`flow/run.sh`:
```
#!/bin/bash
# the make line also repeats each setting of config.mk as NAME=value (left out here)
make -C /OpenROAD-flow-scripts/flow DESIGN_CONFIG=/design/flow/config.mk WORK_HOME=/design/flow/orfs CLKGATE_MAP_FILE= finish
```
`flow/design.v`:
```
	module clk_1M(clk0, rst_n, clk_1M, tick);
	input clk0, rst_n;
	output clk_1M;
	output tick;	 
	reg [7:0] cnt;
	reg clk_1M;
	assign tick = (cnt == 8'd19) && !clk_1M;
	always@(posedge clk0 or negedge rst_n)
	begin
		if(!rst_n)	
		begin
			cnt <= 0;
			clk_1M <= 0;
		end
		else
		begin
			if(cnt == 8'd19) 
			begin
				cnt <= 0;
				clk_1M <= ~clk_1M;
			end
			else	cnt <= cnt + 8'h1;
		end
	end
	endmodule
module Encoder(clk, en, clk_rd, chA, chB, rst_n, data);
  input       clk;
  input       en;
  input       rst_n;
  input       chA, chB;
  input       clk_rd;
  output[15:0] data;
  reg[15:0]    data;                                     
  reg[15:0]    databuf;
  reg[1:0]     state;                                     
  reg[1:0]	   state_r1, state_r2;
  wire         outputflag;                                
  reg          clk_rd_r1;
  reg		   	clk_rd_r0;
  wire [1:0]	state_pre, state_last;
  assign outputflag = (clk_rd_r0 & (~clk_rd_r1));
  assign state_pre = state & state_r1;
  assign state_last = state_r1 & state_r2;
  always@(posedge clk or negedge rst_n)
  begin
    if(!rst_n)
    begin
      state <= 0;
      databuf <= 0;
      data <= 0;
      clk_rd_r0 <= 0;
      clk_rd_r1 <= 0;
      state_r1 <= 0;
      state_r2 <= 0;
    end
    else if(en)
      begin
        state[0] <= chA;
        state[1] <= chB;
        clk_rd_r0 <= clk_rd;
        clk_rd_r1 <= clk_rd_r0;
        state_r1 <= state;
        state_r2 <= state_r1;
        if(outputflag)  
        begin
          data <= databuf;
          databuf <= 0;
        end
        else
        begin
			case({state_last, state_pre})
			4'b0010:  databuf <= databuf - 16'd1;
			4'b1011:  databuf <= databuf - 16'd1;
			4'b1101:  databuf <= databuf - 16'd1;
			4'b0100:  databuf <= databuf - 16'd1;
			4'b0001:  databuf <= databuf + 16'd1;
			4'b0111:  databuf <= databuf + 16'd1;
			4'b1110:  databuf <= databuf + 16'd1;
			4'b1000:  databuf <= databuf + 16'd1;
			default:  databuf <= databuf;
			endcase
		end
      end
  end
  endmodule
module IncEncoderGroup(clk_encoder, en, rst_n, RD, chA, chB,
								data_out0, data_out1, data_out2, data_out3, data_out4, data_out5, data_out6);
input clk_encoder, en, rst_n;
input RD;
input [6:0]chA;
input [6:0]chB;
output [15:0]data_out0;
output [15:0]data_out1;
output [15:0]data_out2;
output [15:0]data_out3;
output [15:0]data_out4;
output [15:0]data_out5;
output [15:0]data_out6;
	Encoder	encoder_0(
					.clk(clk_encoder), 
					.en(en), 
					.clk_rd(~RD), 
					.chA(chA[0]), 
					.chB(chB[0]), 
					.rst_n(rst_n), 
					.data(data_out0)
					);
	Encoder	encoder_1(
					.clk(clk_encoder), 
					.en(en), 
					.clk_rd(~RD), 
					.chA(chA[1]), 
					.chB(chB[1]), 
					.rst_n(rst_n), 
					.data(data_out1)
					);
	Encoder	encoder_2(
					.clk(clk_encoder), 
					.en(en), 
					.clk_rd(~RD), 
					.chA(chA[2]), 
					.chB(chB[2]), 
					.rst_n(rst_n), 
					.data(data_out2)
					);
	Encoder	encoder_3(
					.clk(clk_encoder), 
					.en(en), 
					.clk_rd(~RD), 
					.chA(chA[3]), 
					.chB(chB[3]), 
					.rst_n(rst_n), 
					.data(data_out3)
					);
	Encoder	encoder_4(
					.clk(clk_encoder), 
					.en(en), 
					.clk_rd(~RD), 
					.chA(chA[4]), 
					.chB(chB[4]), 
					.rst_n(rst_n), 
					.data(data_out4)
					);
	Encoder	encoder_5(
					.clk(clk_encoder), 
					.en(en), 
					.clk_rd(~RD), 
					.chA(chA[5]), 
					.chB(chB[5]), 
					.rst_n(rst_n), 
					.data(data_out5)
					);
	Encoder	encoder_6(
					.clk(clk_encoder), 
					.en(en), 
					.clk_rd(~RD), 
					.chA(chA[6]), 
					.chB(chB[6]), 
					.rst_n(rst_n), 
					.data(data_out6)
					);
	endmodule
module AbsEncoder(clk, 
						clk_rd, 
						rst_n, data_in, cs0_n, cs1_n, busy0, convst, enc_rst, 
						data_out0, data_out1, data_out2, data_out3, data_out4, data_out5, data_out6, data_out7, 
						data_out8, data_out9, data_outA, data_outB, data_outC, data_outD, data_outE, data_outF 
						);
	input clk, rst_n, busy0;
	input clk_rd;
	input[15:0] 	data_in;
	output 			convst, enc_rst, cs0_n, cs1_n;
	output[15:0]	data_out0;
	output[15:0]	data_out1;
	output[15:0]	data_out2;
	output[15:0]	data_out3;
	output[15:0]	data_out4;
	output[15:0]	data_out5;
	output[15:0]	data_out6;
	output[15:0]	data_out7;
	output[15:0]	data_out8;
	output[15:0]	data_out9;
	output[15:0]	data_outA;
	output[15:0]	data_outB;
	output[15:0]	data_outC;
	output[15:0]	data_outD;
	output[15:0]	data_outE;
	output[15:0]	data_outF;
	reg[15:0]		data_out0;	
	reg[15:0]		data_out1;
	reg[15:0]		data_out2;
	reg[15:0]		data_out3;
	reg[15:0]		data_out4;
	reg[15:0]		data_out5;
	reg[15:0]		data_out6;
	reg[15:0]		data_out7;
	reg[15:0]		data_out8;
	reg[15:0]		data_out9;
	reg[15:0]		data_outA;
	reg[15:0]		data_outB;
	reg[15:0]		data_outC;
	reg[15:0]		data_outD;
	reg[15:0]		data_outE;
	reg[15:0]		data_outF;
	reg				convst, enc_rst, cs0_n, cs1_n;
	reg[2:0]		enc_rst_cnt;
	reg[7:0]		data_cnt;
	reg[3:0]		convst_cnt;
	wire        outputflag;                                
	reg         clk_rd_r1;
	reg		   clk_rd_r0;
	assign outputflag = (clk_rd_r0 & (~clk_rd_r1));
	always@ (posedge clk or negedge rst_n)
	begin
		if(!rst_n)
		begin
			enc_rst <= 1'b1;
			enc_rst_cnt <= 0;
		end
		else
		begin
			if(enc_rst_cnt == 3'b111)
				enc_rst <= 0;
			else
				enc_rst_cnt <= enc_rst_cnt + 3'b001;
		end
	end
	reg busy0_r;
	reg rd_start;
	wire busy0_neg;
	assign busy0_neg = (busy0_r & (~busy0));	 
	always@ (posedge clk or negedge rst_n)
	begin
		if(!rst_n)
		begin
			busy0_r <= 1'b0;
			clk_rd_r0 <= 1'b0;
			clk_rd_r1 <= 1'b0;
		end
		else
		begin
			busy0_r <= busy0;
         clk_rd_r0 <= clk_rd;
         clk_rd_r1 <= clk_rd_r0;
		end
	end
	always@ (posedge clk or negedge rst_n)
	begin
		if(!rst_n)
		begin
			data_cnt <= 0;
		end
		else
		begin
			if(rd_start)
				data_cnt <= data_cnt + 8'h1;
			else
				data_cnt <= 8'd0;
		end
	end
	always@ (posedge clk or negedge rst_n)
	begin
		if(!rst_n)
		begin
			convst_cnt <= 0;
		end
		else
		begin
			if(!convst)
				convst_cnt <= convst_cnt + 4'h1;
			else
				convst_cnt <= 4'd0;
		end
	end	
	always@ (posedge clk or negedge rst_n)
	begin
		if(!rst_n)
		begin
			data_out0 <= 0;
			data_out1 <= 0;
			data_out2 <= 0;
			data_out3 <= 0;
			data_out4 <= 0;
			data_out5 <= 0;
			data_out6 <= 0;
			data_out7 <= 0;
			data_out8 <= 0;
			data_out9 <= 0;
			data_outA <= 0;
			data_outB <= 0;
			data_outC <= 0;
			data_outD <= 0;
			data_outE <= 0;
			data_outF <= 0;
			convst <= 1'b1;			
			cs0_n <= 1'b1;
			cs1_n <= 1'b1;
			rd_start <= 1'b0;
		end
		else
		begin
			if(outputflag && (!enc_rst))
			begin
				convst <= 1'b0;		 
			end
			if(convst_cnt == 4'd4)
				convst <= 1'b1;		 
			if(busy0_neg)				 
			begin
				rd_start <= 1'b1;
			end
			if(rd_start)
			begin
				case(data_cnt)
					8'd0:	
					begin
						cs0_n <= 0;
						cs1_n <= 1;
					end
					8'd1:
					begin
						cs0_n <= 1;
						cs1_n <= 1;
						data_out0 <= data_in;
					end
					8'd2:	
					begin
						cs0_n <= 0;
						cs1_n <= 1;
					end
					8'd3:
					begin
						cs0_n <= 1;
						cs1_n <= 1;
						data_out1 <= data_in;
					end
					8'd4:	
					begin
						cs0_n <= 0;
						cs1_n <= 1;
					end
					8'd5:
					begin
						cs0_n <= 1;
						cs1_n <= 1;
						data_out2 <= data_in;
					end
					8'd6:	
					begin
						cs0_n <= 0;
						cs1_n <= 1;
					end
					8'd7:
					begin
						cs0_n <= 1;
						cs1_n <= 1;
						data_out3 <= data_in;
					end
					8'd8:	
					begin
						cs0_n <= 0;
						cs1_n <= 1;
					end
					8'd9:
					begin
						cs0_n <= 1;
						cs1_n <= 1;
						data_out4 <= data_in;
					end
					8'd10:	
					begin
						cs0_n <= 0;
						cs1_n <= 1;
					end
					8'd11:
					begin
						cs0_n <= 1;
						cs1_n <= 1;
						data_out5 <= data_in;
					end
					8'd12:
					begin
						cs0_n <= 0;
						cs1_n <= 1;
					end
					8'd13:
					begin
						cs0_n <= 1;
						cs1_n <= 1;
						data_out6 <= data_in;
					end
					8'd14:	
					begin
						cs0_n <= 0;
						cs1_n <= 1;
					end
					8'd15:
					begin
						cs0_n <= 1;
						cs1_n <= 1;
						data_out7 <= data_in;
					end
					8'd16:
					begin
						cs0_n <= 1;
						cs1_n <= 0;				
					end
					8'd17:
					begin
						cs0_n <= 1;
						cs1_n <= 1;
						data_out8 <= data_in;
					end
					8'd18:
					begin
						cs0_n <= 1;
						cs1_n <= 0;
					end
					8'd19:
					begin
						cs0_n <= 1;
						cs1_n <= 1;
						data_out9 <= data_in;
					end
					8'd20:	
					begin
						cs0_n <= 1;
						cs1_n <= 0;
					end
					8'd21:
					begin
						cs0_n <= 1;
						cs1_n <= 1;
						data_outA <= data_in;
					end
					8'd22:
					begin
						cs0_n <= 1;
						cs1_n <= 0;
					end
					8'd23:
					begin
						cs0_n <= 1;
						cs1_n <= 1;
						data_outB <= data_in;
					end
					8'd24:
					begin
						cs0_n <= 1;
						cs1_n <= 0;
					end
					8'd25:
					begin
						cs0_n <= 1;
						cs1_n <= 1;
						data_outC <= data_in;
					end
					8'd26:
					begin
						cs0_n <= 1;
						cs1_n <= 0;					
					end
					8'd27:
					begin
						cs0_n <= 1;
						cs1_n <= 1;
						data_outD <= data_in;
					end
					8'd28:
					begin
						cs0_n <= 1;
						cs1_n <= 0;	
					end
					8'd29:
					begin
						cs0_n <= 1;
						cs1_n <= 1;	
						data_outE <= data_in;
					end
					8'd30:
					begin
						cs0_n <= 1;
						cs1_n <= 0;
					end
					8'd31:
					begin
						cs0_n <= 1;
						cs1_n <= 1;	
						data_outF <= data_in;
						rd_start <= 0;
					end
					default:
					begin
						cs0_n <= 1;
						cs1_n <= 1;
					end
				endcase
			end
		end
	end
endmodule
module ParaBus(clk, rst_n, DSP_Add, DSP_Data_in, DSP_Data_out, DSP_Data_oe, WR, RD, CS0, LED,
					IncEncoder1, IncEncoder2, IncEncoder3, IncEncoder4,
					IncEncoder5, IncEncoder6, IncEncoder7, IncEncoderRd,
					AbsEncoder0, AbsEncoder1, AbsEncoder2, AbsEncoder3,
					AbsEncoder4, AbsEncoder5, AbsEncoder6, AbsEncoder7,
					AbsEncoder8, AbsEncoder9, AbsEncoderA, AbsEncoderB,
					AbsEncoderC, AbsEncoderD, AbsEncoderE, AbsEncoderF); 
input clk, rst_n;
input [7:0] DSP_Add;			 
input WR,RD,CS0;				 
input [15:0] IncEncoder1;
input [15:0] IncEncoder2;
input [15:0] IncEncoder3;
input [15:0] IncEncoder4;
input [15:0] IncEncoder5;
input [15:0] IncEncoder6;
input [15:0] IncEncoder7;
input [15:0] AbsEncoder0;
input [15:0] AbsEncoder1;
input [15:0] AbsEncoder2;
input [15:0] AbsEncoder3;
input [15:0] AbsEncoder4;
input [15:0] AbsEncoder5;
input [15:0] AbsEncoder6;
input [15:0] AbsEncoder7;
input [15:0] AbsEncoder8;
input [15:0] AbsEncoder9;
input [15:0] AbsEncoderA;
input [15:0] AbsEncoderB;
input [15:0] AbsEncoderC;
input [15:0] AbsEncoderD;
input [15:0] AbsEncoderE;
input [15:0] AbsEncoderF;
output [3:0] LED;				 
output IncEncoderRd;
input [15:0] DSP_Data_in;
output [15:0] DSP_Data_out;
output DSP_Data_oe;		 
reg [15:0] DSP_Data_reg;
reg [15:0] Control_reg;
reg [3:0] LED_reg; 
reg WR_r, RD_r, oe_reg;
wire wr_rise = WR & ~WR_r;
wire rd_fall = ~RD & RD_r;
always @ (posedge clk or negedge rst_n) 
begin 
	if(!rst_n)
	begin
		Control_reg <= 16'h0000;
		LED_reg <= 4'h0;
	end
	else if(wr_rise && CS0==1'b0)	 
	begin 
		case(DSP_Add)
			6'h00:	
			begin
				Control_reg <= DSP_Data_in;
			end
			6'h01: 		 
			begin 
				LED_reg <= DSP_Data_in[3:0]; 
			end
		endcase 
	end 
end 
always @ (posedge clk or negedge rst_n)
begin 
if(!rst_n)
    DSP_Data_reg <= 16'h0000;
else if(rd_fall && CS0 == 1'b0)	 
    begin
		case(DSP_Add)
			6'h00:
			begin
				DSP_Data_reg <= Control_reg;
			end
        	6'h10:	
			begin 
				DSP_Data_reg <= IncEncoder1;	
			end
        	6'h11:	
			begin 
				DSP_Data_reg <= IncEncoder2;	
			end
        	6'h12:	
			begin 
				DSP_Data_reg <= IncEncoder3;	
			end
        	6'h13:	
			begin 
				DSP_Data_reg <= IncEncoder4;	
			end
        	6'h14:	
			begin 
				DSP_Data_reg <= IncEncoder5;	
			end
        	6'h15:	
			begin 
				DSP_Data_reg <= IncEncoder6;	
			end
        	6'h16:	
			begin 
				DSP_Data_reg <= IncEncoder7;	
			end
        	6'h20:	
			begin 
				DSP_Data_reg <= AbsEncoder0;	
			end
        	6'h21:	
			begin 
				DSP_Data_reg <= AbsEncoder1;	
			end
        	6'h22:	
			begin 
				DSP_Data_reg <= AbsEncoder2;	
			end
        	6'h23:	
			begin 
				DSP_Data_reg <= AbsEncoder3;	
			end
        	6'h24:	
			begin 
				DSP_Data_reg <= AbsEncoder4;	
			end
        	6'h25:	
			begin 
				DSP_Data_reg <= AbsEncoder5;	
			end
        	6'h26:	
			begin 
				DSP_Data_reg <= AbsEncoder6;	
			end			
       	6'h27:	
			begin 
				DSP_Data_reg <= AbsEncoder7;	
			end
        	6'h28:	
			begin 
				DSP_Data_reg <= AbsEncoder8;	
			end
        	6'h29:	
			begin 
				DSP_Data_reg <= AbsEncoder9;	
			end
        	6'h2A:	
			begin 
				DSP_Data_reg <= AbsEncoderA;	
			end
        	6'h2B:	
			begin 
				DSP_Data_reg <= AbsEncoderB;	
			end
        	6'h2C:	
			begin 
				DSP_Data_reg <= AbsEncoderC;	
			end
        	6'h2D:	
			begin 
				DSP_Data_reg <= AbsEncoderD;	
			end
        	6'h2E:	
			begin 
				DSP_Data_reg <= AbsEncoderE;	
			end			
       	6'h2F:	
			begin 
				DSP_Data_reg <= AbsEncoderF;	
			end	
			endcase 
	end 
end
assign IncEncoderRd = Control_reg[0];
assign LED = LED_reg;
always @ (posedge clk or negedge rst_n)
begin
	if(!rst_n)
	begin
		WR_r <= 1'b1;
		RD_r <= 1'b1;
		oe_reg <= 1'b0;
	end
	else
	begin
		WR_r <= WR;
		RD_r <= RD;
		oe_reg <= (CS0 == 1'b0 && RD == 1'b0);
	end
end
assign DSP_Data_out = DSP_Data_reg;
assign DSP_Data_oe = oe_reg;
endmodule 
module sample_dsp(
	input         clk_20M,
	input         rst_n,
	input         WR,
	input         RD,
	input         CS0,
	input  [7:0]  DSP_Add,
	input  [15:0] DSP_Data_in,
	output [15:0] DSP_Data_out,
	output        DSP_Data_oe,
	input  [6:0]  chAn,
	input  [6:0]  chBn,
	input  [15:0] data_in,
	input         busy0,
	output [3:0]  LED,
	output        cs0_n,
	output        cs1_n,
	output        convst,
	output        enc_rst
);
	wire        clk_1M, tick_1M;
	wire        IncEncoderRd;
	wire [15:0] inc0, inc1, inc2, inc3, inc4, inc5, inc6;
	wire [15:0] abs0, abs1, abs2, abs3, abs4, abs5, abs6, abs7;
	wire [15:0] abs8, abs9, absA, absB, absC, absD, absE, absF;
	clk_1M inst45(.clk0(clk_20M), .rst_n(rst_n), .clk_1M(clk_1M), .tick(tick_1M));
	IncEncoderGroup inst(
		.clk_encoder(clk_20M), .en(tick_1M), .rst_n(rst_n), .RD(IncEncoderRd),
		.chA(~chAn), .chB(~chBn),
		.data_out0(inc0), .data_out1(inc1), .data_out2(inc2), .data_out3(inc3),
		.data_out4(inc4), .data_out5(inc5), .data_out6(inc6));
	AbsEncoder inst1(
		.clk(clk_20M), .clk_rd(IncEncoderRd), .rst_n(rst_n),
		.data_in(data_in), .cs0_n(cs0_n), .cs1_n(cs1_n), .busy0(busy0),
		.convst(convst), .enc_rst(enc_rst),
		.data_out0(abs0), .data_out1(abs1), .data_out2(abs2), .data_out3(abs3),
		.data_out4(abs4), .data_out5(abs5), .data_out6(abs6), .data_out7(abs7),
		.data_out8(abs8), .data_out9(abs9), .data_outA(absA), .data_outB(absB),
		.data_outC(absC), .data_outD(absD), .data_outE(absE), .data_outF(absF));
	ParaBus ParaBusInst(
		.clk(clk_20M), .rst_n(rst_n),
		.DSP_Add(DSP_Add), .DSP_Data_in(DSP_Data_in), .DSP_Data_out(DSP_Data_out),
		.DSP_Data_oe(DSP_Data_oe), .WR(WR), .RD(RD), .CS0(CS0), .LED(LED),
		.IncEncoder1(inc0), .IncEncoder2(inc1), .IncEncoder3(inc2), .IncEncoder4(inc3),
		.IncEncoder5(inc4), .IncEncoder6(inc5), .IncEncoder7(inc6), .IncEncoderRd(IncEncoderRd),
		.AbsEncoder0(abs0), .AbsEncoder1(abs1), .AbsEncoder2(abs2), .AbsEncoder3(abs3),
		.AbsEncoder4(abs4), .AbsEncoder5(abs5), .AbsEncoder6(abs6), .AbsEncoder7(abs7),
		.AbsEncoder8(abs8), .AbsEncoder9(abs9), .AbsEncoderA(absA), .AbsEncoderB(absB),
		.AbsEncoderC(absC), .AbsEncoderD(absD), .AbsEncoderE(absE), .AbsEncoderF(absF));
endmodule
```
`flow/config.mk`:
```
export PLATFORM = sky130hd
export DESIGN_NAME = sample_dsp
export DESIGN_NICKNAME = sample_dsp
export VERILOG_FILES = /design/flow/design.v
export SDC_FILE = /design/flow/constraint.sdc
export NUM_CORES = 4
export LEC_CHECK = 0
export CAP_MARGIN = 5
export CELL_PAD_IN_SITES_GLOBAL_PLACEMENT = 0
export CORE_MARGIN = 2
export CORE_UTILIZATION = 72
export CTS_CLUSTER_SIZE = 56
export GPL_ROUTABILITY_DRIVEN = 0
export GPL_TIMING_DRIVEN = 1
export PLACE_DENSITY_LB_ADDON = 0.11
export SETUP_SLACK_MARGIN = 0.86
export SLEW_MARGIN = 20
export TNS_END_PERCENT = 70
```
`flow/constraint.sdc`:
```
create_clock -name core_clock -period 3.03 [get_ports {clk_20M}]
set_input_delay 0.6060 -clock core_clock [delete_from_list [all_inputs] [get_ports {clk_20M}]]
set_output_delay 0.6060 -clock core_clock [all_outputs]
set_load 0.01 [all_outputs]
```
==> flow_summary_export.csv, run 1 <==
group,metric,value,unit
die,boundaryPins,85,
synth,synth_chip_area,30500,um^2
synth,yosys_warnings,4,
synth,async_flop_share,100,%
synth,ys.flops,595,
status,error,"[ERROR DPL-0038] Utilization greater than 100%, impossible to legalize",
synth,top_cell_area_share,48.4,%
synth,top_logic_kind,"multiplexers",
synth,edf_count,0,
die,fp.dieW,210,um
cts,cts-htree-levels,2,
status,haltStage,"5_1_grt",
synth,fp_nets,2900,
synth,ys_cells,2726,
status,status,"aborted with a tool error",
cts,cts_sinks,595,
placement,portBuffers,84,
die,coreArea,41900,um^2
synth,synth_cell_type_count,76,
synth,flop_cell,"dfrtp_1",
die,die_area,44000,um^2
synth,synthCells,2726,
synth,postSynthSeqShare,48.9,%
placement,hpwl,61900,um
synth,syn_avg_cell_area,11.2,um^2
die,fp_util,72.8,%
synth,synthTopCellsByCount,"589 x dfrtp_1, 401 x mux2_2, 298 x nand2_1, 139 x o21ai_0, 108 x clkbuf_1",
cts,cts.path.max_buffers,3,
synth,synthAdderAreaFrac,4.86,%
synth,syn_area,30500,um^2
synth,xor_share,3.22,%
synth,simple_gate_area_share,9.31,%
die,die_h,210,um
synth,synth.area.top_cells,"dfrtp_1 48%, mux2_2 15%, ha_1 4.4%, nand2_1 3.7%, o21ai_0 2.3%",
synth,yosys.area.top_type,"dfrtp_1",
cts,cts_root_buffer,"clkbuf_16",
cts,cts_made_buffers,58,
placement,placedCellCount,3499,
synth,yosysMostFrequentCell,"dfrtp_1",
synth,mux_area_share,16.6,%
die,fp-row-count,75,
synth,aoi_share,14.2,%
[per-stage QoR]
stage | cell area (um^2) | setup WS [ns]
CTS | 38900 | -0.333
detailed placement | 34600 | -0.419
global placement | 34600 | -0.277
floorplan | 31400 | -0.247
[timing repair]
item / in CTS
pin swaps: 143
endpoints found under the setup margin: 407
endpoints found under the hold margin: 53
cloned: 13
hold buffers: 1
setup buffers: 90
resized: 316
==> run 2, diff against run 1 <==
- ABC_AREA: unset -> 0
- CAP_MARGIN: 5 -> 20
- CELL_PAD_IN_SITES_DETAIL_PLACEMENT: unset -> 1
- CELL_PAD_IN_SITES_GLOBAL_PLACEMENT: 0 -> 3
- CORE_MARGIN: 2 -> 5
- CORE_UTILIZATION: 72 -> 22
- CTS_CLUSTER_SIZE: 56 -> unset
- GPL_ROUTABILITY_DRIVEN: 0 -> 1
- GPL_TIMING_DRIVEN: 1 -> 0
- MAX_ROUTING_LAYER: unset -> met5
- PLACE_DENSITY_LB_ADDON: 0.11 -> 0.13
- SETUP_SLACK_MARGIN: 0.86 -> -0.14
- TNS_END_PERCENT: 70 -> unset
- clock period: 3.03 -> 2.79 ns (I/O delays scaled with it)
==> run 2 against run 1 <==
Net effect: now fails the layout checks on negative setup slack; die size went up to 3.3 times the previous value; synthesized cell count is the same; synthesized area unchanged.
==> flow_summary_export.csv, run 2 <==
group,metric,value,unit
worst_hold_path,worstHoldStart,"WR",
timing,setup_viol,65,
die,die_h,382,um
worst_hold_path,whs_endpoint,"ParaBusInst.WR_r",
cts,cts_sinks,595,
flow_run,drv_cap,0,
synth,synth.area.top_cells,"dfrtp_1 48%, mux2_2 15%, ha_1 4.4%, nand2_1 3.7%, o21ai_0 2.3%",
synth,synth_chip_area,30500,um^2
placement,hpwl,93100,um
critical_path,path_delay_family,"AND-OR/OR-AND gates",
synth,yosys.area.top_type,"dfrtp_1",
synth,aoi_share,14.2,%
final_layout,layout.cells.non_filler,4900,
synth,synthCells,2726,
synth,ys.flops,595,
critical_path,rrSetupSlack,-0.66,ns
die,die_area,146000,um^2
synth,synthTopCellsByCount,"589 x dfrtp_1, 401 x mux2_2, 298 x nand2_1, 139 x o21ai_0, 108 x clkbuf_1",
synth,yosysMostFrequentCell,"dfrtp_1",
critical_path,critPathLaunch,"inst.encoder_4.state_r2[0]",
die,fp_util,22.1,%
timing,fin_skew,0.0467,ns
worst_hold_path,min_path_type,"in -> reg",
timing,tightestPinTransition,1.27,ns
power_and_ir_drop,p_leak,17.1,nW
timing,fin_crit_sh,124,%
cts,cts.path.max_buffers,3,
power_and_ir_drop,comb_power_share,17.6,%
critical_path,worstPathRequired,3.37,ns
power_and_ir_drop,power.density,703,nW/um^2
cts,cts_tree,"done",
power_and_ir_drop,p_int,19.9,mW
synth,yosys_warnings,4,
grt,grt_start_max_net_pins,92,
timing,max_freq,290,MHz
synth,top_cell_area_share,48.4,%
grt,grt_pass1_wl,187000,um
status,status,"complete, but fails checks",
synth,fp_nets,2900,
critical_path,critPathMaxFanout,5,
critical_path,worstPathArrival,4.03,ns
critical_path,path_buffers,1,
critical_path,r2r-end,"inst.encoder_4.databuf[15]",
timing,relSlewSlack,15.0,%
placement,portBuffers,82,
route,wire_per_inst,26.3,um
route,viasPerCell,4.81,
critical_path,slowest_delay,0.45,ns
grt,grt_overflow_total,0,
power_and_ir_drop,clk-power,11.1,mW
synth,syn_avg_cell_area,11.2,um^2
timing,fin_crit,3.45,ns
placement,placedCellCount,4610,
critical_path,cpMaxStageDelayCell,"a2111o_1",
synth,top_logic_kind,"multiplexers",
placement,routabilityCongestion,0.787,
synth,xor_share,3.22,%
placement,pre_cts_ws,-2.46,ns
route,vias,23582,
status,check.faults,"negative setup slack",
grt,antenna_found_initial,7,
synth,edf_count,0,
grt,grt_pass1_vias,25657,
critical_path,cp.depth,15,
power_and_ir_drop,power,27.9,mW
timing,rsz0062_at_grt,"yes",
critical_path,cp-endpoint,"inst.encoder_4.databuf[15]",
critical_path,startpoint_type,"flop",
synth,postSynthSeqShare,48.9,%
critical_path,r2r_start,"inst.encoder_4.state_r2[0]",
power_and_ir_drop,pg_seq,11.8,mW
critical_path,path_cells,"o21a_1 > o22ai_2 > a21oi_2 > o21ai_4 > inv_6 > ha_4 > a21o_1 > a21o_1 > a2111o_1 > a311oi_4 > o31ai_4 > xnor2_2 > a21oi_2 > o21ai_1 > o21ai_1",
power_and_ir_drop,swShare,28.4,%
grt,grt_usage,17.5,%
die,fp-row-count,136,
cts,cts-htree-levels,3,
timing,hold_viol,0,
power_and_ir_drop,ir_drop,0.000418,V
route,drtIter0Drc,1026,
route,routed_wl,129000,um
final_layout,nets,3207,
route,ant_nets,0,
power_and_ir_drop,pwr-share-seq,42.4,%
route,dr.pass1.iters,6,
power_and_ir_drop,p_comb,4.91,mW
cts,clk_pin_slew,0.06,ns
timing,final-max-slew-violation-count,0,
synth,syn_area,30500,um^2
synth,ys_cells,2726,
flow_run,warnings,33,
critical_path,end_kind,"flop",
synth,flop_cell,"dfrtp_1",
final_layout,area_growth,30.1,%
route,drc_errors,0,
worst_hold_path,hold_depth,1,
die,fp.dieW,382,um
die,coreArea,137000,um^2
synth,simple_gate_area_share,9.31,%
synth,async_flop_share,100,%
timing,finalSetupTns,-16.90,ns
power_and_ir_drop,power.switching,7.92,mW
critical_path,reg2reg_depth,15,
die,boundaryPins,85,
power_and_ir_drop,power-top-group,"sequential cells",
synth,mux_area_share,16.6,%
cts,clkLatencyLatePin,0.72,ns
final_layout,fillCellCount,15119,
synth,synth_cell_type_count,76,
critical_path,worstSetupPathType,"reg -> reg",
timing,setup_ws,-0.658,ns
cts,cts_root_buffer,"clkbuf_16",
power_and_ir_drop,clkPwrFrac,40.0,%
cts,cts_made_buffers,82,
synth,synthAdderAreaFrac,4.86,%
final_layout,fin_util,28.8,%
-- run 2: stage by stage --
| step | hold WS (ns) | cell area [um^2] |
|---|---|---|
| final | 0.314 | 39600 |
| after global routing | 0.275 | 39600 |
| after CTS | 0.250 | 39000 |
| after detailed placement | 0.385 | 34300 |
| after global placement | 0.377 | 34100 |
| after floorplan | 0.262 | 31000 |
-- run 2: metal layers --
| layer | vias up | track usage [%] | wire length [um] |
|---|---|---|---|
| met2 | 367 | 28.6 | 60600 |
| met4 | 6 | 5.80 | 4500 |
| met5 | - | 0 | 36 |
| li1 | 10629 | - | - |
| met1 | 12396 | 23.5 | 59500 |
| met3 | 184 | 2.98 | 4360 |
-- run 2: area by class of cell --
| cell class | count | area [um^2] | share of cell area (%) |
|---|---|---|---|
| timing repair inverter | 2 | 12.5 | 0.0316 |
| tap | 1794 | 2240 | 5.66 |
| antenna | 3 | 7.51 | 0.0189 |
| sequential | 595 | 14900 | 37.6 |
| buffer | 143 | 767 | 1.94 |
| inverter | 48 | 231 | 0.584 |
| clock inverter | 30 | 477 | 1.20 |
| clock buffer | 124 | 2370 | 5.98 |
| timing repair buffer | 236 | 2300 | 5.81 |
| multi-input combinational | 1925 | 16300 | 41.1 |
-- run 2: what timing repair did --
| item | CTS | global route |
|---|---|---|
| pin swaps | 151 | 112 |
| buffers inserted | 109 | 42 |
| cloned | 2 | 0 |
| hold buffers | 1 | 0 |
| endpoints found under the hold margin | 53 | 0 |
| setup endpoints to repair | 343 | 311 |
| gates resized | 291 | 104 |
==> run 3, diff against run 2 <==
- ABC_AREA: 0 -> unset
- CELL_PAD_IN_SITES_DETAIL_PLACEMENT: 1 -> unset
- CELL_PAD_IN_SITES_GLOBAL_PLACEMENT: 3 -> unset
- CORE_MARGIN: 5 -> 2
- CORE_UTILIZATION: 22 -> 26
- GPL_ROUTABILITY_DRIVEN: 1 -> unset
- GPL_TIMING_DRIVEN: 0 -> unset
- MAX_ROUTING_LAYER: met5 -> unset
- PLACE_DENSITY_LB_ADDON: 0.13 -> unset
- SETUP_SLACK_MARGIN: -0.14 -> unset
- clock period: 2.79 -> 7.01 ns (I/O delays scaled with it)
==> run 3 against run 2 <==
Net effect: now clean on timing, DRC and antenna; non-clock buffer count shrank 256; synthesized area is the same; sequential share of layout area is 4.5 points higher; largest cell class is now sequential cells.
==> flow_summary_export.csv, run 3 <==
group,metric,value,unit
synth,async_flop_share,100,%
synth,edf_count,0,
die,fp-row-count,125,
grt,grt_overflow_total,0,
power_and_ir_drop,p_int,7.56,mW
placement,hpwl,59200,um
synth,simple_gate_area_share,9.31,%
synth,mux_area_share,16.6,%
critical_path,startpoint_type,"flop",
power_and_ir_drop,ir_drop,0.000197,V
route,viasPerCell,5.04,
critical_path,path_delay_family,"AND-OR/OR-AND gates",
final_layout,area_growth,16.1,%
synth,yosys_warnings,4,
die,fp.dieW,346,um
critical_path,cp.depth,16,
cts,cts.path.max_buffers,3,
flow_run,warnings,42,
power_and_ir_drop,clkPwrFrac,37.9,%
synth,postSynthSeqShare,48.9,%
synth,yosys.area.top_type,"dfrtp_1",
flow_run,drv_cap,0,
power_and_ir_drop,swShare,26.5,%
critical_path,critPathLaunch,"inst.encoder_3.state[1]",
cts,cts_tree,"done",
power_and_ir_drop,p_comb,1.70,mW
grt,grt_pass1_vias,21008,
placement,routabilityCongestion,0.880,
route,routed_wl,86000,um
critical_path,worstPathArrival,5.06,ns
final_layout,fillCellCount,11767,
synth,synthTopCellsByCount,"589 x dfrtp_1, 401 x mux2_2, 298 x nand2_1, 139 x o21ai_0, 108 x clkbuf_1",
cts,cts_sinks,595,
power_and_ir_drop,power,10.3,mW
critical_path,slowest_delay,0.58,ns
final_layout,seqCellArea,14900,um^2
synth,syn_avg_cell_area,11.2,um^2
critical_path,r2r_start,"inst.encoder_3.state[1]",
die,coreArea,116000,um^2
power_and_ir_drop,clk-power,3.90,mW
critical_path,path_common_cell,"o21ai_0",
power_and_ir_drop,power.density,291,nW/um^2
timing,final-max-slew-violation-count,0,
grt,grt_usage,14.2,%
grt,grt_start_max_net_pins,149,
timing,setup_viol,0,
die,boundaryPins,85,
timing,tightestPinTransition,1.11,ns
cts,cts_made_buffers,70,
grt,grt_pass1_wl,133000,um
timing,finalSetupTns,0,ns
synth,aoi_share,14.2,%
synth,ys.flops,595,
synth,synth_cell_type_count,76,
synth,xor_share,3.22,%
cts,cts_root_buffer,"clkbuf_16",
route,drtIter0Drc,1855,
route,dr.pass1.iters,8,
critical_path,cp-endpoint,"inst.encoder_3.databuf[15]",
timing,relSlewSlack,26.0,%
cts,cts.hold.buffers_added,0,
synth,synthAdderAreaFrac,4.86,%
critical_path,worstSetupPathType,"reg -> reg",
synth,top_logic_kind,"multiplexers",
power_and_ir_drop,pg_seq,4.69,mW
timing,hold_ws,0.393,ns
critical_path,rrSetupSlack,2.43,ns
power_and_ir_drop,comb_power_share,16.6,%
die,die_h,346,um
synth,ys_cells,2726,
synth,synthCells,2726,
placement,portBuffers,84,
synth,synth.area.top_cells,"dfrtp_1 48%, mux2_2 15%, ha_1 4.4%, nand2_1 3.7%, o21ai_0 2.3%",
critical_path,r2r-end,"inst.encoder_3.databuf[15]",
power_and_ir_drop,power-top-group,"sequential cells",
cts,cts-htree-levels,3,
die,die_area,120000,um^2
critical_path,cpMaxStageDelayCell,"o21ai_0",
power_and_ir_drop,p_leak,15.5,nW
critical_path,critPathMaxFanout,14,
critical_path,path_buffers,1,
critical_path,end_kind,"flop",
status,status,"finished clean",
synth,fp_nets,2900,
cts,cts_setup_buffers,0,
timing,fin_crit,4.58,ns
synth,synth_chip_area,30500,um^2
route,vias,21871,
cts,cts-resized-gates,0,
route,wire_per_inst,19.8,um
power_and_ir_drop,pwr-share-seq,45.6,%
timing,fin_skew,0.0276,ns
route,ant_nets,0,
final_layout,logic_area,14700,um^2
critical_path,worstPathRequired,7.50,ns
synth,flop_cell,"dfrtp_1",
critical_path,path_cells,"nand3_1 > o21a_1 > o22ai_1 > a21oi_1 > o21ai_0 > inv_1 > ha_1 > a211oi_1 > o21ai_0 > a31oi_1 > o2111ai_1 > a311oi_1 > xor2_1 > a21oi_1 > o21ai_0 > o31ai_1",
final_layout,nets,2937,
worst_hold_path,worstHoldStart,"inst1.clk_rd_r0",
synth,yosysMostFrequentCell,"dfrtp_1",
worst_hold_path,whs_endpoint,"inst1.clk_rd_r1",
timing,max_freq,219,MHz
synth,syn_area,30500,um^2
power_and_ir_drop,power.switching,2.73,mW
cts,clk_pin_slew,0.06,ns
worst_hold_path,hold_depth,0,
critical_path,reg2reg_depth,16,
timing,fin_crit_sh,65.3,%
timing,rsz0062_at_grt,"no",
grt,antenna_found_initial,8,
die,fp_util,26.2,%
route,drc_errors,0,
cts,clkLatencyLatePin,0.63,ns
timing,hold_viol,0,
worst_hold_path,min_path_type,"reg -> reg",
synth,top_cell_area_share,48.4,%
==> run 3: metrics by stage <==
step,area (um^2),std cells,setup WS (ns),util [%]
2_1_floorplan,30500,2726,3.20,-
3_3_place_gp,32800,4212,2.06,28.3
3_5_place_dp,32900,4214,1.98,28.3
4_1_cts,35300,4339,2.41,30.4
5_1_grt,35300,4340,2.05,30.4
6_report,35300,4343,2.43,30.4
==> run 3: cell type report <==
cell class | count | area share (%)
sequential | 595 | 42.1
antenna | 3 | 0.0212
multi-input combinational | 1925 | 41.6
inverter | 48 | 0.510
clock buffer | 96 | 5.60
clock inverter | 29 | 1.33
tap | 1524 | 5.39
timing repair buffer | 123 | 3.36
==> run 3: routing by layer <==
metal	track usage [%]	share of wire (%)	vias to the layer above
met4	4.09	2.7	8
met5	0	0.062	-
met1	20.5	47	11032
met2	21.8	45	594
li1	-	-	10097
met3	2.05	5.2	140
==> run 4, diff against run 3 <==
- ABC_AREA: unset -> 1
- CAP_MARGIN: 20 -> 0
- CORE_ASPECT_RATIO: unset -> 0.69
- CORE_UTILIZATION: 26 -> 72
- CTS_CLUSTER_DIAMETER: unset -> 394
- CTS_CLUSTER_SIZE: unset -> 10
- PLACE_DENSITY: unset -> 0.4
- SETUP_SLACK_MARGIN: unset -> 0.47
- TNS_END_PERCENT: unset -> 15
- clock period: 7.01 -> 2.01 ns (I/O delays scaled with it)
==> run 4 against run 3 <==
Net effect: the run now fails in 4_1_cts; die size down 62%; synthesized area up 2.5%; synthesized cell count up 47%.
==> flow_summary_export.csv, run 4 <==
group,metric,value,unit
status,status,"aborted with a tool error",
status,haltStage,"4_1_cts",
status,error,"[ERROR DPL-0033] detailed placement checks failed during check placement.",
die,boundaryPins,85,
synth,ys.flops,595,
die,coreArea,42900,um^2
synth,syn_avg_cell_area,7.79,um^2
die,die_area,45000,um^2
placement,portBuffers,84,
synth,synth_chip_area,31200,um^2
synth,xor_share,2.13,%
synth,synthTopCellsByCount,"1171 x nand2_1, 589 x dfrtp_1, 497 x nand3_1, 418 x o21ai_0, 333 x nor2_1",
synth,yosys.area.top_type,"dfrtp_1",
die,fp_util,72.8,%
synth,fp_nets,4180,
placement,pre_cts_ws,-0.724,ns
synth,edf_count,0,
synth,aoi_share,11.5,%
synth,synthAdderAreaFrac,4.74,%
synth,postSynthSeqShare,47.7,%
synth,simple_gate_area_share,27.7,%
synth,yosys_warnings,4,
synth,top_cell_area_share,47.2,%
synth,synthCells,4006,
synth,mux_area_share,0.0722,%
die,fp.dieW,255,um
synth,synth_cell_type_count,41,
synth,top_logic_kind,"simple AND/OR/NAND/NOR gates",
synth,yosysMostFrequentCell,"nand2_1",
die,fp-row-count,63,
synth,synth.area.top_cells,"dfrtp_1 47%, nand2_1 14%, nand3_1 8.0%, o21ai_0 6.7%, ha_1 4.3%",
synth,flop_cell,"dfrtp_1",
placement,routabilityCongestion,1.07,
placement,post_dp_cell_area,36400,um^2
synth,ys_cells,4006,
synth,syn_area,31200,um^2
placement,hpwl,74900,um
die,die_h,177,um
synth,async_flop_share,100,%
run 4: per-stage QoR:
stage | power, mW | instances | setup TNS, ns
global placement | 21.9 | 4905 | -26.04
floorplan | 19.8 | 4006 | -0.376
detailed placement | 22.7 | 4905 | -36.65
==> run 5, diff against run 4 <==
- ABC_AREA: 1 -> unset
- CAP_MARGIN: 0 -> 20
- CORE_ASPECT_RATIO: 0.69 -> unset
- CORE_UTILIZATION: 72 -> 59
- CTS_CLUSTER_DIAMETER: 394 -> unset
- CTS_CLUSTER_SIZE: 10 -> unset
- PLACE_DENSITY: 0.4 -> unset
- SETUP_SLACK_MARGIN: 0.47 -> unset
- TNS_END_PERCENT: 15 -> unset
- clock period: 2.01 -> 2.1 ns (I/O delays scaled with it)
==> run 5 against run 4 <==
Net effect: the layout now fails its checks (negative setup slack); synthesized area shrank 2.4%; synthesized cell count shrank 32%; die size grew 19%.
==> flow_summary_export.csv, run 5 <==
group,metric,value,unit
status,status,"complete, but fails checks",
status,check.faults,"negative setup slack",
final_layout,area_growth,41.6,%
synth,syn_area,30500,um^2
placement,hpwl,67400,um
synth,synthCells,2726,
critical_path,reg2reg_depth,17,
critical_path,startpoint_type,"flop",
critical_path,critPathLaunch,"inst.encoder_6.state[1]",
timing,relSlewSlack,50.3,%
timing,fin_crit,3.38,ns
critical_path,rrSetupSlack,-1.28,ns
timing,setup_ws,-1.28,ns
power_and_ir_drop,clk-power,11.6,mW
grt,antenna_found_initial,4,
synth,synthAdderAreaFrac,4.86,%
cts,clk_pin_slew,0.06,ns
power_and_ir_drop,p_int,24.8,mW
die,die_area,53400,um^2
critical_path,path_delay_family,"AND-OR/OR-AND gates",
critical_path,worstSetupPathType,"reg -> reg",
synth,mux_area_share,16.6,%
power_and_ir_drop,p_leak,19.9,nW
placement,portBuffers,84,
synth,yosysMostFrequentCell,"dfrtp_1",
route,routed_wl,101000,um
cts,cts-htree-levels,3,
cts,clkLatencyLatePin,0.63,ns
route,vias,26091,
route,ant_nets,0,
synth,synth.area.top_cells,"dfrtp_1 48%, mux2_2 15%, ha_1 4.4%, nand2_1 3.7%, o21ai_0 2.3%",
synth,ys_cells,2726,
synth,aoi_share,14.2,%
critical_path,worstPathArrival,3.86,ns
critical_path,r2r-end,"inst.encoder_6.databuf[15]",
cts,cts.path.max_buffers,3,
synth,synth_cell_type_count,76,
route,drtIter0Drc,2158,
worst_hold_path,min_path_type,"in -> reg",
worst_hold_path,hold_depth,1,
power_and_ir_drop,power.density,792,nW/um^2
worst_hold_path,worstHoldStart,"RD",
synth,top_cell_area_share,48.4,%
timing,setup_viol,219,
final_layout,nets,3662,
timing,hold_ws,0.235,ns
synth,ys.flops,595,
route,viasPerCell,6.19,
route,dr.pass1.iters,7,
synth,async_flop_share,100,%
placement,routabilityCongestion,0.942,
power_and_ir_drop,pwr-share-seq,45.9,%
power_and_ir_drop,power.switching,9.40,mW
synth,yosys.area.top_type,"dfrtp_1",
grt,grt_overflow_total,0,
placement,pre_cts_ws,-1.31,ns
power_and_ir_drop,ir_drop,0.000675,V
cts,cts_root_buffer,"clkbuf_16",
synth,synthTopCellsByCount,"589 x dfrtp_1, 401 x mux2_2, 298 x nand2_1, 139 x o21ai_0, 108 x clkbuf_1",
grt,grt_usage,37.1,%
route,drc_errors,0,
timing,hold_viol,0,
worst_hold_path,whs_endpoint,"ParaBusInst.RD_r",
cts,cts_made_buffers,66,
critical_path,end_kind,"flop",
power_and_ir_drop,power-top-group,"sequential cells",
synth,syn_avg_cell_area,11.2,um^2
synth,synth_chip_area,30500,um^2
flow_run,drv_cap,0,
die,fp-row-count,83,
cts,cts_tree,"done",
synth,edf_count,0,
synth,yosys_warnings,4,
grt,grt_start_max_net_pins,100,
route,wire_per_inst,23.9,um
critical_path,critPathMaxFanout,6,
synth,fp_nets,2900,
synth,flop_cell,"dfrtp_1",
critical_path,path_buffers,3,
cts,cts_sinks,595,
power_and_ir_drop,clkPwrFrac,34.0,%
timing,final-max-slew-violation-count,0,
flow_run,warnings,35,
die,fp.dieW,231,um
die,die_h,231,um
critical_path,cpMaxStageDelayCell,"dfrtp_1",
synth,xor_share,3.22,%
synth,simple_gate_area_share,9.31,%
synth,postSynthSeqShare,48.9,%
critical_path,worstPathRequired,2.59,ns
timing,max_freq,296,MHz
critical_path,cp.depth,17,
critical_path,cp-endpoint,"inst.encoder_6.databuf[15]",
timing,rsz0062_at_grt,"yes",
critical_path,path_cells,"buf_4 > nand4_1 > nor2_1 > a21oi_2 > o21ai_2 > clkinv_4 > buf_12 > ha_4 > and2_4 > o2111ai_4 > a211oi_2 > nor4b_2 > o41ai_2 > xnor2_1 > a21oi_1 > o21ai_1 > o31ai_1",
die,coreArea,51200,um^2
die,boundaryPins,85,
power_and_ir_drop,comb_power_share,20.1,%
grt,grt_pass1_wl,153000,um
power_and_ir_drop,pg_seq,15.7,mW
power_and_ir_drop,p_comb,6.87,mW
critical_path,slowest_delay,0.42,ns
synth,top_logic_kind,"multiplexers",
critical_path,r2r_start,"inst.encoder_6.state[1]",
timing,fin_skew,0.0308,ns
timing,tightestPinTransition,0.745,ns
grt,grt_pass1_vias,26831,
power_and_ir_drop,swShare,27.5,%
timing,fin_crit_sh,161,%
die,fp_util,59.5,%
-- run 5: layout make-up --
| type | count | area (um^2) |
|---|---|---|
| clock inverter | 20 | 231 |
| sequential | 595 | 14900 |
| clock buffer | 94 | 1910 |
| tap | 680 | 851 |
| multi-input combinational | 1926 | 17200 |
| timing repair buffer | 851 | 7780 |
| fill | 2704 | 8070 |
| antenna | 3 | 7.51 |
| inverter | 48 | 210 |
-- run 5: routing by layer --
layer | global-route usage [%] | wire, um
met1 | 47.4 | 39800
met2 | 63.1 | 49900
met5 | 0 | 0
met3 | 5.55 | 6200
met4 | 15.8 | 4850
-- run 5: through the flow --
stage | total power [mW] | instance area (um^2) | TNS (ns) | instances | util, %
after floorplan | 19.7 | 31600 | -56.24 | 2726 | -
after CTS | 34.0 | 42100 | -78.55 | 4187 | 82.3
after global routing | 35.5 | 43100 | -114.76 | 4215 | 84.2
after detailed placement | 22.3 | 37900 | -110.03 | 3986 | 74.0
final | 34.2 | 43100 | -87.73 | 4217 | 84.2
after global placement | 21.8 | 37900 | -95.68 | 3986 | 74.0
-- run 5: what timing repair did --
action / CTS / global route
pin swaps: 164 / 147
setup buffers: 86 / 53
cloned: 14 / 7
hold endpoints to repair: 97 / 0
setup endpoints to repair: 270 / 285
hold buffers: 1 / 0
resized: 283 / 217
==> run 6, diff against run 5 <==
- CAP_MARGIN: 20 -> 25
- CELL_PAD_IN_SITES_GLOBAL_PLACEMENT: unset -> 3
- CORE_UTILIZATION: 59 -> 57
- GPL_TIMING_DRIVEN: unset -> 1
- HOLD_SLACK_MARGIN: unset -> 0.26
- MIN_ROUTING_LAYER: unset -> met1
- PLACE_DENSITY_LB_ADDON: unset -> 0.08
- SETUP_SLACK_MARGIN: unset -> 1.68
- SLEW_MARGIN: 20 -> 35
- TNS_END_PERCENT: unset -> 10
- clock period: 2.1 -> 6.9 ns (I/O delays scaled with it)
==> run 6 against run 5 <==
Net effect: the flow now stops in 3_1_place_gp_skip_io; synthesized area unchanged; die size up 3.4%; synthesized cell count unchanged.
==> flow_summary_export.csv, run 6 <==
group,metric,value,unit
synth,edf_count,0,
synth,syn_area,30500,um^2
die,die_h,235,um
synth,yosys.area.top_type,"dfrtp_1",
die,die_area,55300,um^2
synth,postSynthSeqShare,48.9,%
die,fp_util,57.8,%
synth,ys.flops,595,
synth,ys_cells,2726,
synth,top_cell_area_share,48.4,%
synth,top_logic_kind,"multiplexers",
synth,syn_avg_cell_area,11.2,um^2
synth,yosys_warnings,4,
synth,async_flop_share,100,%
synth,simple_gate_area_share,9.31,%
synth,synthAdderAreaFrac,4.86,%
die,coreArea,52700,um^2
synth,flop_cell,"dfrtp_1",
synth,synth_cell_type_count,76,
synth,synthTopCellsByCount,"589 x dfrtp_1, 401 x mux2_2, 298 x nand2_1, 139 x o21ai_0, 108 x clkbuf_1",
synth,mux_area_share,16.6,%
synth,synth_chip_area,30500,um^2
die,fp-row-count,84,
synth,yosysMostFrequentCell,"dfrtp_1",
synth,synth.area.top_cells,"dfrtp_1 48%, mux2_2 15%, ha_1 4.4%, nand2_1 3.7%, o21ai_0 2.3%",
synth,xor_share,3.22,%
status,haltStage,"3_1_place_gp_skip_io",
synth,synthCells,2726,
die,fp.dieW,235,um
status,error,"[ERROR FLW-0024] Place density exceeds 1.0 (current PLACE_DENSITY_LB_ADDON =  0.08). Please check if the value of  PLACE_DENSITY_LB_ADDON is between 0 and 0.99.",
synth,aoi_share,14.2,%
synth,fp_nets,2900,
status,status,"aborted with a tool error",
==> run 7, diff against run 6 <==
- CAP_MARGIN: 25 -> 20
- CELL_PAD_IN_SITES_GLOBAL_PLACEMENT: 3 -> 0
- CORE_UTILIZATION: 57 -> 61
- GPL_ROUTABILITY_DRIVEN: unset -> 1
- HOLD_SLACK_MARGIN: 0.26 -> unset
- MAX_ROUTING_LAYER: unset -> met4
- MIN_ROUTING_LAYER: met1 -> unset
- PLACE_DENSITY_LB_ADDON: 0.08 -> 0.11
- SETUP_SLACK_MARGIN: 1.68 -> 1.28
- SLEW_MARGIN: 35 -> 20
- TNS_END_PERCENT: 10 -> 70
- clock period: 6.9 -> 4.58 ns (I/O delays scaled with it)
==> run 7 against run 6 <==
Net effect: now clean on timing, DRC and antenna; synthesized cell count is the same; die size shrank 6.4%; synthesized area is the same.
==> flow_summary_export.csv, run 7 <==
group,metric,value,unit
status,status,"finished clean",
cts,cts_sinks,595,
timing,hold_viol,0,
timing,fin_crit,3.33,ns
cts,cts-htree-levels,2,
timing,relSlewSlack,24.8,%
critical_path,cpMaxStageDelayCell,"dfrtp_2",
critical_path,reg2reg_depth,17,
synth,async_flop_share,100,%
critical_path,rrSetupSlack,1.25,ns
die,die_area,51700,um^2
power_and_ir_drop,power.switching,4.06,mW
grt,grt_pass1_vias,22657,
synth,ys_cells,2726,
synth,simple_gate_area_share,9.31,%
cts,cts.path.max_buffers,3,
power_and_ir_drop,clkPwrFrac,35.3,%
synth,yosysMostFrequentCell,"dfrtp_1",
synth,yosys.area.top_type,"dfrtp_1",
critical_path,path_cells,"nand3_2 > o21a_1 > o22ai_1 > nand2_1 > o21ai_2 > a22o_4 > inv_8 > ha_4 > nor2b_4 > o21a_1 > o21a_1 > o41a_1 > a221o_1 > a21o_1 > a21oi_2 > xnor2_1 > a22o_1",
route,vias,22856,
route,wire_per_inst,23.8,um
route,drtIter0Drc,1981,
die,fp_util,62.0,%
power_and_ir_drop,pwr-share-seq,46.8,%
synth,fp_nets,2900,
timing,setup_viol,0,
die,die_h,227,um
synth,aoi_share,14.2,%
grt,grt_overflow_total,0,
critical_path,worstSetupPathType,"reg -> reg",
critical_path,critPathMaxFanout,6,
synth,synthCells,2726,
critical_path,critPathLaunch,"inst.encoder_0.state_r2[0]",
critical_path,path_delay_family,"AND-OR/OR-AND gates",
grt,grt_start_max_net_pins,113,
critical_path,path_buffers,1,
synth,synth.area.top_cells,"dfrtp_1 48%, mux2_2 15%, ha_1 4.4%, nand2_1 3.7%, o21ai_0 2.3%",
cts,cts_tree,"done",
placement,portBuffers,84,
route,dr.pass1.iters,9,
timing,fin_crit_sh,72.6,%
die,coreArea,49200,um^2
final_layout,nets,3024,
grt,antenna_found_initial,3,
cts,cts_root_buffer,"clkbuf_16",
critical_path,path_common_cell,"o21a_1",
power_and_ir_drop,power-top-group,"sequential cells",
route,ant_nets,0,
route,viasPerCell,6.40,
synth,flop_cell,"dfrtp_1",
critical_path,r2r_start,"inst.encoder_0.state_r2[0]",
synth,synth_cell_type_count,76,
timing,tightestPinTransition,1.12,ns
cts,cts.hold.buffers_added,0,
route,routed_wl,84900,um
synth,synthTopCellsByCount,"589 x dfrtp_1, 401 x mux2_2, 298 x nand2_1, 139 x o21ai_0, 108 x clkbuf_1",
die,fp.dieW,227,um
timing,fin_skew,0.0216,ns
timing,finalSetupTns,0,ns
critical_path,worstPathArrival,3.83,ns
synth,xor_share,3.22,%
synth,top_logic_kind,"multiplexers",
power_and_ir_drop,ir_drop,0.000332,V
placement,hpwl,55800,um
worst_hold_path,min_path_type,"in -> async",
die,fp-row-count,81,
flow_run,warnings,39,
synth,top_cell_area_share,48.4,%
critical_path,worstPathRequired,5.09,ns
die,boundaryPins,85,
critical_path,r2r-end,"inst.encoder_0.databuf[14]",
power_and_ir_drop,power,15.4,mW
power_and_ir_drop,p_leak,16.0,nW
timing,rsz0062_at_grt,"yes",
power_and_ir_drop,power.density,428,nW/um^2
synth,postSynthSeqShare,48.9,%
synth,synthAdderAreaFrac,4.86,%
final_layout,area_growth,17.8,%
power_and_ir_drop,pg_seq,7.19,mW
power_and_ir_drop,swShare,26.4,%
synth,synth_chip_area,30500,um^2
synth,edf_count,0,
grt,grt_usage,33.8,%
synth,mux_area_share,16.6,%
synth,syn_area,30500,um^2
power_and_ir_drop,clk-power,5.42,mW
cts,cts_made_buffers,61,
route,drc_errors,0,
timing,max_freq,301,MHz
power_and_ir_drop,comb_power_share,17.9,%
power_and_ir_drop,p_int,11.3,mW
synth,ys.flops,595,
critical_path,slowest_delay,0.43,ns
critical_path,cp-endpoint,"inst.encoder_0.databuf[14]",
power_and_ir_drop,p_comb,2.75,mW
cts,clkLatencyLatePin,0.64,ns
flow_run,drv_cap,0,
cts,clk_pin_slew,0.06,ns
critical_path,end_kind,"flop",
synth,syn_avg_cell_area,11.2,um^2
grt,grt_pass1_wl,130000,um
critical_path,cp.depth,17,
timing,final-max-slew-violation-count,0,
synth,yosys_warnings,4,
placement,routabilityCongestion,0.941,
critical_path,startpoint_type,"flop",
==> run 7: repair_timing <==
action,4_1_cts,5_1_grt
hold endpoints to repair,0,0
cloned,1,1
gates resized,89,121
endpoints found under the setup margin,40,44
pin swaps,43,96
setup buffers,49,30
==> run 7: area by class of cell <==
class	instances	area, um^2
Antenna cell	3	7.51
Clock buffer	92	1890
Clock inverter	23	332
Fill cell	3399	13300
Inverter	48	208
Multi-Input combinational cell	1925	15700
Sequential cell	595	14900
Tap cell	664	831
Timing Repair Buffer	217	2010
Timing Repair inverter	2	12.5
==> run 7: per-stage QoR <==
stage	util (%)	area (um^2)	instances	worst slack [ns]	hold slack [ns]
after CTS	71.2	35000	3532	1.22	0.366
after global routing	73.0	35900	3569	1.11	0.408
after detailed placement	65.1	32000	3367	0.538	0.380
after floorplan	-	30600	2726	1.24	0.354
after global placement	65.1	32000	3367	0.534	0.367
final	73.0	35900	3569	1.25	0.327
==> run 7: metal layers <==
metal | track usage [%] | wire, um
met1 | 45.4 | 36000
met2 | 51.7 | 39800
met3 | 5.87 | 6000
met4 | 13.0 | 3090
met5 | - | 0
==> run 8, diff against run 7 <==
- CELL_PAD_IN_SITES_GLOBAL_PLACEMENT: 0 -> unset
- CORE_UTILIZATION: 61 -> 50
- CTS_CLUSTER_DIAMETER: unset -> 389
- GPL_ROUTABILITY_DRIVEN: 1 -> unset
- GPL_TIMING_DRIVEN: 1 -> unset
- MAX_ROUTING_LAYER: met4 -> unset
- PLACE_DENSITY_LB_ADDON: 0.11 -> 0.28
- SETUP_SLACK_MARGIN: 1.28 -> 0.81
- TNS_END_PERCENT: 70 -> unset
- clock period: 4.58 -> 2.89 ns (I/O delays scaled with it)
==> run 8 against run 7 <==
Net effect: the layout now fails its checks (negative setup slack); sequential share of layout area decreased by 6.4 points; setup slack got worse by 1.8 ns; clock power increased by about 70%; combinational power increased by 72%; cell count increased by 16%; via count increased by 12%; first-iteration DRC count increased by 21%; synthesized area unchanged; critical path type unchanged; largest cell class unchanged; highest routed layer is now met5.
==> flow_summary_export.csv, run 8 <==
group,metric,value,unit
die,fp_util,50.5,%
synth,synth_chip_area,30500,um^2
timing,fin_crit,3.39,ns
timing,setup_viol,49,
critical_path,path_delay_family,"AND-OR/OR-AND gates",
timing,rsz0062_at_grt,"yes",
cts,cts_root_buffer,"clkbuf_16",
critical_path,reg2reg_depth,17,
grt,grt_pass1_vias,26103,
cts,cts_made_buffers,66,
die,fp-row-count,90,
synth,flop_cell,"dfrtp_1",
timing,hold_viol,0,
critical_path,worstPathRequired,3.40,ns
grt,grt_start_max_net_pins,74,
critical_path,r2r_start,"inst.encoder_0.state[1]",
critical_path,worstPathArrival,3.90,ns
die,fp.dieW,251,um
critical_path,critPathLaunch,"inst.encoder_0.state[1]",
power_and_ir_drop,ir_drop,0.000496,V
timing,finalSetupTns,-11.01,ns
worst_hold_path,hold_depth,1,
cts,clk_pin_slew,0.06,ns
die,die_h,251,um
timing,final-max-slew-violation-count,0,
route,vias,25636,
synth,synth.area.top_cells,"dfrtp_1 48%, mux2_2 15%, ha_1 4.4%, nand2_1 3.7%, o21ai_0 2.3%",
placement,routabilityCongestion,0.905,
timing,setup_ws,-0.500,ns
grt,grt_pass1_wl,151000,um
timing,relSlewSlack,36.9,%
route,ant_nets,0,
critical_path,cpMaxStageDelayCell,"dfrtp_1",
synth,simple_gate_area_share,9.31,%
worst_hold_path,worstHoldStart,"WR",
critical_path,critPathMaxFanout,5,
status,check.faults,"negative setup slack",
synth,edf_count,0,
route,dr.pass1.iters,8,
grt,grt_usage,30.9,%
critical_path,cp.depth,17,
synth,synthAdderAreaFrac,4.86,%
timing,tightestPinTransition,0.943,ns
grt,busiest_layer,"met2",
route,wire_per_inst,24.5,um
final_layout,area_growth,38.9,%
synth,ys.flops,595,
final_layout,fillCellCount,3950,
worst_hold_path,min_path_type,"in -> reg",
critical_path,worstSetupPathType,"reg -> reg",
critical_path,path_common_cell,"o21a_1",
synth,xor_share,3.22,%
synth,fp_nets,2900,
grt,grt_use_met2,51.6,%
power_and_ir_drop,clk-power,9.24,mW
synth,postSynthSeqShare,48.9,%
route,drc_errors,0,
route,routed_wl,102000,um
synth,synthTopCellsByCount,"589 x dfrtp_1, 401 x mux2_2, 298 x nand2_1, 139 x o21ai_0, 108 x clkbuf_1",
timing,fin_skew,0.0361,ns
cts,clkLatencyLatePin,0.63,ns
synth,syn_avg_cell_area,11.2,um^2
power_and_ir_drop,clkPwrFrac,36.4,%
power_and_ir_drop,swShare,26.9,%
power_and_ir_drop,p_comb,4.74,mW
synth,top_logic_kind,"multiplexers",
route,viasPerCell,6.19,
power_and_ir_drop,comb_power_share,18.7,%
die,coreArea,60200,um^2
power_and_ir_drop,pg_seq,11.4,mW
synth,yosys_warnings,4,
synth,async_flop_share,100,%
critical_path,path_cells,"nand3_2 > o21a_1 > o22ai_2 > nand2_1 > o21ai_1 > a22o_2 > clkinv_4 > ha_4 > nor2b_4 > o21a_1 > o21a_1 > o41a_1 > a221o_1 > a21o_1 > a21oi_2 > xnor2_1 > a22o_1",
timing,max_freq,295,MHz
die,boundaryPins,85,
power_and_ir_drop,power.switching,6.81,mW
worst_hold_path,whs_endpoint,"ParaBusInst.WR_r",
synth,synth_cell_type_count,76,
synth,synthCells,2726,
status,status,"complete, but fails checks",
route,drtIter0Drc,2392,
grt,grtUsageMet3,4.98,%
critical_path,path_buffers,1,
power_and_ir_drop,p_leak,19.1,nW
synth,syn_area,30500,um^2
power_and_ir_drop,pwr-share-seq,44.9,%
critical_path,cp-endpoint,"inst.encoder_0.databuf[14]",
synth,top_cell_area_share,48.4,%
synth,yosys.area.top_type,"dfrtp_1",
placement,portBuffers,84,
synth,aoi_share,14.2,%
cts,cts.path.max_buffers,3,
critical_path,rrSetupSlack,-0.50,ns
timing,fin_crit_sh,117,%
grt,grt_overflow_total,0,
flow_run,warnings,35,
cts,cts-htree-levels,3,
power_and_ir_drop,p_int,18.5,mW
power_and_ir_drop,power-top-group,"sequential cells",
critical_path,slowest_delay,0.43,ns
placement,hpwl,64500,um
cts,cts_sinks,595,
flow_run,drv_cap,0,
synth,ys_cells,2726,
grt,grtUsageMet1,40.5,%
timing,hold_ws,0.413,ns
critical_path,startpoint_type,"flop",
power_and_ir_drop,power.density,600,nW/um^2
final_layout,nets,3480,
die,die_area,62900,um^2
synth,yosysMostFrequentCell,"dfrtp_1",
critical_path,r2r-end,"inst.encoder_0.databuf[14]",
cts,cts_tree,"done",
critical_path,end_kind,"flop",
synth,mux_area_share,16.6,%
grt,antenna_found_initial,4,
run 8: final cells by class:
class                           count  area, um^2  share of cell area (%)
Tap cell                          782         978                    2.31
Clock buffer                       93        1930                    4.57
Multi-Input combinational cell   1928       17400                    41.2
Antenna cell                        2        5.00                  0.0118
Clock inverter                     26         433                    1.02
Timing Repair Buffer              665        6400                    15.1
Inverter                           48         203                   0.479
Timing Repair inverter              2        13.8                  0.0325
Sequential cell                   595       14900                    35.2
run 8: through the flow:
| step | util, % | instances | worst slack [ns] | cell area [um^2] | power [mW] |
|---|---|---|---|---|---|
| 3_5_place_dp | 59.8 | 3846 | -0.441 | 36000 | 16.0 |
| 4_1_cts | 67.4 | 4073 | -0.432 | 40600 | 25.3 |
| 3_3_place_gp | 59.8 | 3846 | -0.363 | 36000 | 15.6 |
| 6_report | 70.2 | 4141 | -0.500 | 42300 | 25.4 |
| 5_1_grt | 70.2 | 4141 | -0.627 | 42300 | 26.4 |
| 2_1_floorplan | - | 2726 | -0.387 | 31800 | 14.3 |
run 8: per-layer routing:
| metal | vias up | wire, um |
|---|---|---|
| met5 | - | 11 |
| met4 | 2 | 4510 |
| met3 | 273 | 6210 |
| met2 | 1061 | 49400 |
| met1 | 13139 | 41500 |
| li1 | 11161 | - |
run 8: repair_timing:
item | in CTS | in global routing
hold buffers | 1 | 0
endpoints found under the hold margin | 24 | 0
setup buffers | 90 | 54
endpoints found under the setup margin | 408 | 468
gates cloned | 17 | 12
pin swaps | 154 | 147
gates resized | 278 | 240
==> run 9, diff against run 8 <==
- CORE_UTILIZATION: 50 -> 66
- CTS_CLUSTER_DIAMETER: 389 -> unset
- PLACE_DENSITY_LB_ADDON: 0.28 -> unset
- SETUP_SLACK_MARGIN: 0.81 -> unset
- clock period: 2.89 -> 2.46 ns (I/O delays scaled with it)
==> run 9 against run 8 <==
Net effect: the layout still fails its checks (negative setup slack); largest power group unchanged; global-route usage grew 10 points; power grew 14%; synthesized area is the same; critical endpoint is now inst.encoder_2.databuf[15]; clock-buffer cell count shrank 13; setup slack lost 0.81 ns; clock power grew 6.1%; via count grew 4.9%; flip-flop count is the same; critical path type unchanged; combinational power grew 21%; critical path depth is the same.
==> flow_summary_export.csv, run 9 <==
group,metric,value,unit
placement,portBuffers,84,
critical_path,worstSetupPathType,"reg -> reg",
final_layout,fin_util,88.5,%
timing,hold_viol,0,
route,wire_per_inst,26.9,um
synth,aoi_share,14.2,%
cts,cts_sinks,595,
worst_hold_path,whs_endpoint,"ParaBusInst.WR_r",
synth,simple_gate_area_share,9.31,%
critical_path,worstPathRequired,2.98,ns
power_and_ir_drop,clk-power,9.80,mW
final_layout,seqCellArea,14900,um^2
route,dr.pass1.iters,6,
power_and_ir_drop,swShare,28.0,%
route,drc_errors,0,
synth,yosys_warnings,4,
die,coreArea,45500,um^2
power_and_ir_drop,p_comb,5.72,mW
final_layout,logic_area,16500,um^2
power_and_ir_drop,pwr-share-seq,46.4,%
grt,antenna_found_initial,5,
synth,synth_chip_area,30500,um^2
timing,final-max-slew-violation-count,0,
cts,cts_made_buffers,59,
critical_path,rrSetupSlack,-1.31,ns
power_and_ir_drop,power-top-group,"sequential cells",
timing,setup_viol,85,
synth,yosys.area.top_type,"dfrtp_1",
synth,fp_nets,2900,
power_and_ir_drop,p_leak,18.7,nW
power_and_ir_drop,power.density,719,nW/um^2
power_and_ir_drop,clkPwrFrac,33.8,%
die,fp.dieW,219,um
timing,relSlewSlack,34.3,%
critical_path,r2r_start,"inst.encoder_2.state_r2[0]",
critical_path,slowest_delay,0.44,ns
route,ant_nets,0,
grt,grt_start_max_net_pins,111,
grt,grt_pass1_vias,27125,
critical_path,critPathLaunch,"inst.encoder_2.state_r2[0]",
cts,clkLatencyLatePin,0.65,ns
placement,routabilityCongestion,0.937,
synth,edf_count,0,
die,fp-row-count,78,
timing,setup_ws,-1.31,ns
flow_run,warnings,41,
synth,syn_area,30500,um^2
power_and_ir_drop,power,29.0,mW
critical_path,critPathMaxFanout,7,
synth,postSynthSeqShare,48.9,%
synth,synthAdderAreaFrac,4.86,%
power_and_ir_drop,power.switching,8.10,mW
synth,synth_cell_type_count,76,
worst_hold_path,worstHoldStart,"WR",
status,check.faults,"negative setup slack",
grt,grt_overflow_total,0,
placement,hpwl,65000,um
synth,synthCells,2726,
timing,fin_skew,0.0161,ns
die,boundaryPins,85,
cts,cts.path.max_buffers,3,
worst_hold_path,min_path_type,"in -> reg",
critical_path,reg2reg_depth,17,
timing,max_freq,265,MHz
synth,mux_area_share,16.6,%
status,status,"complete, but fails checks",
route,vias,26899,
synth,synth.area.top_cells,"dfrtp_1 48%, mux2_2 15%, ha_1 4.4%, nand2_1 3.7%, o21ai_0 2.3%",
critical_path,path_buffers,3,
route,routed_wl,106000,um
power_and_ir_drop,p_int,20.9,mW
[run 9: per-layer routing]
layer	vias up	routed length, um	track usage [%]	share of wire (%)
met5	-	9	0	0.0085
met1	13407	39300	52.8	37
li1	11165	-	-	-
met4	2	7370	19.8	6.9
met3	594	10400	8.80	9.8
met2	1731	49400	67.6	46
[run 9: metrics by stage]
stage / setup slack [ns] / TNS (ns) / area [um^2]
after global placement: -1.13 / -48.80 / 36300
after global routing: -1.38 / -58.87 / 40300
final: -1.31 / -47.76 / 40300
after detailed placement: -1.24 / -58.75 / 36300
after floorplan: -0.817 / -20.65 / 31200
after CTS: -0.878 / -32.88 / 39500
[run 9: layout make-up]
class,instances,area share (%)
timing repair buffer,681,14.5
inverter,48,0.497
clock buffer,80,4.26
multi-input combinational,1925,40.9
tap,600,1.86
antenna,5,0.0311
sequential,595,37.0
clock inverter,31,0.920
[run 9: what timing repair did]
action	in CTS	in global routing
hold buffers	1	0
gates cloned	1	2
hold endpoints to repair	27	0
gates resized	177	113
setup endpoints to repair	99	249
setup buffers	60	37
pin swaps	133	100
No activity file was given, so power comes from the tool's default toggle rates.
